## job 4777
==> flow/design.v <==
module JAM (
input CLK,
input RST,
output reg [2:0] W,
output reg [2:0] J,
input [6:0] Cost,
output reg [3:0] MatchCount,
output reg [9:0] MinCost,
output reg Valid );
reg [2:0] n_state;
reg [2:0] c_state;
reg [2:0] max_index;
reg [2:0] max;
reg [2:0] sortlist [0:7];
reg directions [0:7];
reg sortable;
reg [2:0] list_index;
reg [9:0] cost_sum;
reg [9:0] cost_min;
parameter IDLE          = 3'd0,
          CAL_COST      = 3'd1,
          MIN_CONFIRM   = 3'd2,
          MOVE          = 3'd3,
          FIN           = 3'd4
;
always@(posedge CLK or posedge RST) begin
    if (RST) c_state <= IDLE;
    else c_state <= n_state;
end
always@(*) begin
    case(c_state)
        IDLE : n_state = CAL_COST;
        CAL_COST : n_state = (W == 3'd7) ? MIN_CONFIRM : c_state;
        MIN_CONFIRM : n_state = MOVE;
        MOVE : n_state = (sortable == 1'b0) ? FIN : CAL_COST;
        default : n_state = c_state;
    endcase
end
always @(posedge CLK or posedge RST) begin
    if(RST) list_index <= 3'd0;
    else if(n_state == CAL_COST) list_index <= list_index + 3'd1;
    else list_index <= 3'd0;
end
always @(posedge CLK or posedge RST) begin
    if(RST)begin
        sortlist[0] <= 3'd0;
        sortlist[1] <= 3'd1;
        sortlist[2] <= 3'd2;
        sortlist[3] <= 3'd3;
        sortlist[4] <= 3'd4;
        sortlist[5] <= 3'd5;
        sortlist[6] <= 3'd6;
        sortlist[7] <= 3'd7;
    end
    else if(c_state == MOVE && sortable == 1'b1)begin
        if(directions[sortlist[max_index]] == 1'b0)begin
            sortlist[max_index] <= sortlist[max_index-1];
            sortlist[max_index-1] <= sortlist[max_index];
        end
        else if(directions[sortlist[max_index]] == 1'b1)begin
            sortlist[max_index] <= sortlist[max_index+1];
            sortlist[max_index+1] <= sortlist[max_index];
        end
    end
end
always @(posedge CLK or posedge RST) begin
    if(RST)begin
        directions[0] <= 1'b0;
        directions[1] <= 1'b0;
        directions[2] <= 1'b0;
        directions[3] <= 1'b0;
        directions[4] <= 1'b0;
        directions[5] <= 1'b0;
        directions[6] <= 1'b0;
        directions[7] <= 1'b0;
    end
    else if(c_state == MOVE && sortable == 1'b1)begin
        directions[sortlist[0]] <= (sortlist[max_index] < sortlist[0]) ? ~directions[sortlist[0]] : directions[sortlist[0]];
        directions[sortlist[1]] <= (sortlist[max_index] < sortlist[1]) ? ~directions[sortlist[1]] : directions[sortlist[1]];
        directions[sortlist[2]] <= (sortlist[max_index] < sortlist[2]) ? ~directions[sortlist[2]] : directions[sortlist[2]];
        directions[sortlist[3]] <= (sortlist[max_index] < sortlist[3]) ? ~directions[sortlist[3]] : directions[sortlist[3]];
        directions[sortlist[4]] <= (sortlist[max_index] < sortlist[4]) ? ~directions[sortlist[4]] : directions[sortlist[4]];
        directions[sortlist[5]] <= (sortlist[max_index] < sortlist[5]) ? ~directions[sortlist[5]] : directions[sortlist[5]];
        directions[sortlist[6]] <= (sortlist[max_index] < sortlist[6]) ? ~directions[sortlist[6]] : directions[sortlist[6]];
        directions[sortlist[7]] <= (sortlist[max_index] < sortlist[7]) ? ~directions[sortlist[7]] : directions[sortlist[7]];
    end
end
always @(*) begin
    begin
        max_index = 3'd0;
        max = 3'd0;
        if(max < sortlist[0] && (directions[sortlist[0]] == 1'b1 && sortlist[0] > sortlist[1]))begin
            max = sortlist[0];
            max_index = 3'd0;
        end
        if(max < sortlist[1] &&((directions[sortlist[1]] == 1'b0 && sortlist[1] > sortlist[0])||(directions[sortlist[1]] == 1'b1 && sortlist[1] > sortlist[2])))begin
            max = sortlist[1];
            max_index = 3'd1;
        end
        if(max < sortlist[2] &&((directions[sortlist[2]] == 1'b0 && sortlist[2] > sortlist[1])||(directions[sortlist[2]] == 1'b1 && sortlist[2] > sortlist[3])))begin
            max = sortlist[2];
            max_index = 3'd2;
        end
        if(max < sortlist[3] &&((directions[sortlist[3]] == 1'b0 && sortlist[3] > sortlist[2])||(directions[sortlist[3]] == 1'b1 && sortlist[3] > sortlist[4])))begin
            max = sortlist[3];
            max_index = 3'd3;
        end
        if(max < sortlist[4] &&((directions[sortlist[4]] == 1'b0 && sortlist[4] > sortlist[3])||(directions[sortlist[4]] == 1'b1 && sortlist[4] > sortlist[5])))begin
            max = sortlist[4];
            max_index = 3'd4;
        end
        if(max < sortlist[5] &&((directions[sortlist[5]] == 1'b0 && sortlist[5] > sortlist[4])||(directions[sortlist[5]] == 1'b1 && sortlist[5] > sortlist[6])))begin
            max = sortlist[5];
            max_index = 3'd5;
        end
        if(max < sortlist[6] &&((directions[sortlist[6]] == 1'b0 && sortlist[6] > sortlist[5])||(directions[sortlist[6]] == 1'b1 && sortlist[6] > sortlist[7])))begin
            max = sortlist[6];
            max_index = 3'd6;
        end
        if(max < sortlist[7] &&((directions[sortlist[7]] == 1'b0 && sortlist[7] > sortlist[6])))begin
            max = sortlist[7];
            max_index = 3'd7;
        end
    end
end
always @(*) begin
    sortable = 1'b0;
    sortable = ( directions[sortlist[0]] == 1'b1 && sortlist[0] > sortlist[1]) ? 1'b1 : sortable;
    sortable = ((directions[sortlist[1]] == 1'b0 && sortlist[1] > sortlist[0])||(directions[sortlist[1]] == 1'b1 && sortlist[1] > sortlist[2])) ? 1'b1 : sortable;
    sortable = ((directions[sortlist[2]] == 1'b0 && sortlist[2] > sortlist[1])||(directions[sortlist[2]] == 1'b1 && sortlist[2] > sortlist[3])) ? 1'b1 : sortable;
    sortable = ((directions[sortlist[3]] == 1'b0 && sortlist[3] > sortlist[2])||(directions[sortlist[3]] == 1'b1 && sortlist[3] > sortlist[4])) ? 1'b1 : sortable;
    sortable = ((directions[sortlist[4]] == 1'b0 && sortlist[4] > sortlist[3])||(directions[sortlist[4]] == 1'b1 && sortlist[4] > sortlist[5])) ? 1'b1 : sortable;
    sortable = ((directions[sortlist[5]] == 1'b0 && sortlist[5] > sortlist[4])||(directions[sortlist[5]] == 1'b1 && sortlist[5] > sortlist[6])) ? 1'b1 : sortable;
    sortable = ((directions[sortlist[6]] == 1'b0 && sortlist[6] > sortlist[5])||(directions[sortlist[6]] == 1'b1 && sortlist[6] > sortlist[7])) ? 1'b1 : sortable;
    sortable = ( directions[sortlist[7]] == 1'b0 && sortlist[7] > sortlist[6]) ? 1'b1 : sortable;
end
always @(posedge CLK or posedge RST) begin
    if(RST) W <= 3'd0;
    else if(c_state == CAL_COST) W <= list_index;
end
always @(*) begin
    J = sortlist[W];
end
always @(posedge CLK or posedge RST) begin
    if(RST) cost_sum <= 10'd0;
    else if(c_state == CAL_COST) cost_sum <= cost_sum + Cost;
    else cost_sum <= 10'd0;
end
always @(posedge CLK or posedge RST) begin
    if(RST) cost_min <= 10'd1023;
    else if(c_state == MIN_CONFIRM) cost_min <= (cost_min > cost_sum) ? cost_sum : cost_min;
end
always @(posedge CLK or posedge RST) begin
    if(RST) MinCost <= 10'd0;
    else if(c_state == FIN) MinCost <= cost_min;
end
always @(posedge CLK or posedge RST) begin
    if(RST) MatchCount <= 4'd0;
    else if(c_state == MIN_CONFIRM)begin
        if(cost_min > cost_sum) MatchCount <= 4'd1;
        else if(cost_min == cost_sum) MatchCount <= MatchCount + 4'd1;
    end
end
always @(posedge CLK or posedge RST) begin
    if(RST) Valid <= 1'b0;
    else if(c_state == FIN) Valid <= 1'b1;
end
endmodule
make LEC_CHECK=0 ABC_AREA=1 CAP_MARGIN=25 CELL_PAD_IN_SITES_GLOBAL_PLACEMENT=3 CORE_ASPECT_RATIO=1.39 CORE_MARGIN=2 CORE_UTILIZATION=58 CTS_CLUSTER_DIAMETER=190 GPL_ROUTABILITY_DRIVEN=0 MAX_ROUTING_LAYER=met4 PLACE_DENSITY_LB_ADDON=0.04 SLEW_MARGIN=40 TNS_END_PERCENT=90 finish   # period 21.7 ns
run.sh (not shown) runs the stock make flow with config.mk's settings and CLKGATE_MAP_FILE=.
Job 4777 did not finish; a tool error ended it in 3_1_place_gp_skip_io.
The following lists how job 3830 was set up differently from job 4777:
==> flow/config.mk <==
export PLATFORM = sky130hd
export DESIGN_NAME = JAM
export DESIGN_NICKNAME = JAM
export VERILOG_FILES = /design/flow/design.v
export SDC_FILE = /design/flow/constraint.sdc
export NUM_CORES = 4
export LEC_CHECK = 0
export CAP_MARGIN = 20
export CORE_ASPECT_RATIO = 1.39
export CORE_MARGIN = 2
export CORE_UTILIZATION = 40
export GPL_ROUTABILITY_DRIVEN = 0
export SLEW_MARGIN = 40
export TNS_END_PERCENT = 90
==> flow/constraint.sdc <==
create_clock -name core_clock -period 14.8 [get_ports {CLK}]
set_input_delay 2.9600 -clock core_clock [delete_from_list [all_inputs] [get_ports {CLK}]]
set_output_delay 2.9600 -clock core_clock [all_outputs]
set_load 0.01 [all_outputs]
The final layout from job 3830, which completed every stage, passed the timing, design-rule and antenna checks at the end of the flow.
Post-synthesis cell area on job 3830 is behind job 4777.
Sequential-to-total area share from yosys stat: lower on job 3830
Comparing job 3830 and job 4777, adder and majority cell fraction of the synthesized area is lower on job 3830.
Comparing number of standard-cell rows in the floorplan for job 3830 and job 4777, the smaller number came from job 4777.
Re die span in y: job 3830 and job 4777 aren't equal, and the lower value belongs to job 4777.
Job 3830 vs. job 4777: die size shows an increase of 47%; area of the synthesized netlist per yosys stat shows an increase of about 2.4%; instance count of the mapped netlist shows a reduction of about 16%; count of unique library cells instantiated by Yosys shows an increase of 26.
Against job 4777 as the reference, job 3830 delivers a higher compound-gate portion of the synthesized area.
Between job 3830 and job 4777, it is job 3830 whose multiplexer fraction of the synthesized cell area is higher, by 10 points.
Edits applied to the flow inputs when going from job 3830 to job 5545:
diff --git a/flow/config.mk b/flow/config.mk
--- a/flow/config.mk
+++ b/flow/config.mk
@@ -7,8 +7,5 @@
 export LEC_CHECK = 0
 export CAP_MARGIN = 20
-export CORE_ASPECT_RATIO = 1.39
 export CORE_MARGIN = 2
 export CORE_UTILIZATION = 40
-export GPL_ROUTABILITY_DRIVEN = 0
-export SLEW_MARGIN = 40
-export TNS_END_PERCENT = 90
+export SLEW_MARGIN = 20
==> flow/constraint.sdc <==
create_clock -name core_clock -period 16.0 [get_ports {CLK}]
set_input_delay 3.2000 -clock core_clock [delete_from_list [all_inputs] [get_ports {CLK}]]
set_output_delay 3.2000 -clock core_clock [all_outputs]
set_load 0.01 [all_outputs]
Results
For internal power, dividing the value from job 5545 by the value from job 3830 gives 0.936. First-iteration DRC count (job 5545 vs. job 3830) increases by more than 10%. Fmax | job 5545 vs job 3830 | job 5545 slower. Between job 3830 and job 5545, the clock input transition at the sequential cells of the worst setup and hold paths figures differ only marginally. From job 3830 to job 5545 the numbers moved as follows: fraction of power spent switching nets was more or less identical, global routing usage on met2 went down by 6.4 points, routed wire length went down by 2000 um, non-clock buffer count went down by 27. Global-route met3 utilization ends up lower on job 3830.
### job 5545 -> job 2473
diff --git a/flow/config.mk b/flow/config.mk
--- a/flow/config.mk
+++ b/flow/config.mk
@@ -6,6 +6,12 @@
 export NUM_CORES = 4
 export LEC_CHECK = 0
+export ABC_AREA = 0
 export CAP_MARGIN = 20
+export CELL_PAD_IN_SITES_GLOBAL_PLACEMENT = 2
+export CORE_ASPECT_RATIO = 0.5
 export CORE_MARGIN = 2
-export CORE_UTILIZATION = 40
+export CORE_UTILIZATION = 27
+export CTS_CLUSTER_DIAMETER = 258
+export CTS_CLUSTER_SIZE = 98
+export PLACE_DENSITY = 0.85
 export SLEW_MARGIN = 20
Results
Delta (job 2473 minus job 5545): minimum clock period after layout now sits higher, sequential share of layout area now sits lower, final design area excluding fillers now sits higher, number of global-route vias before repair now sits higher.
For remaining design rule violation count, job 2473 and job 5545 come out practically identical.
Job 2473 against job 5545; cell count is up by more than 10%.
No activity file was given, so power comes from the tool's default toggle rates.
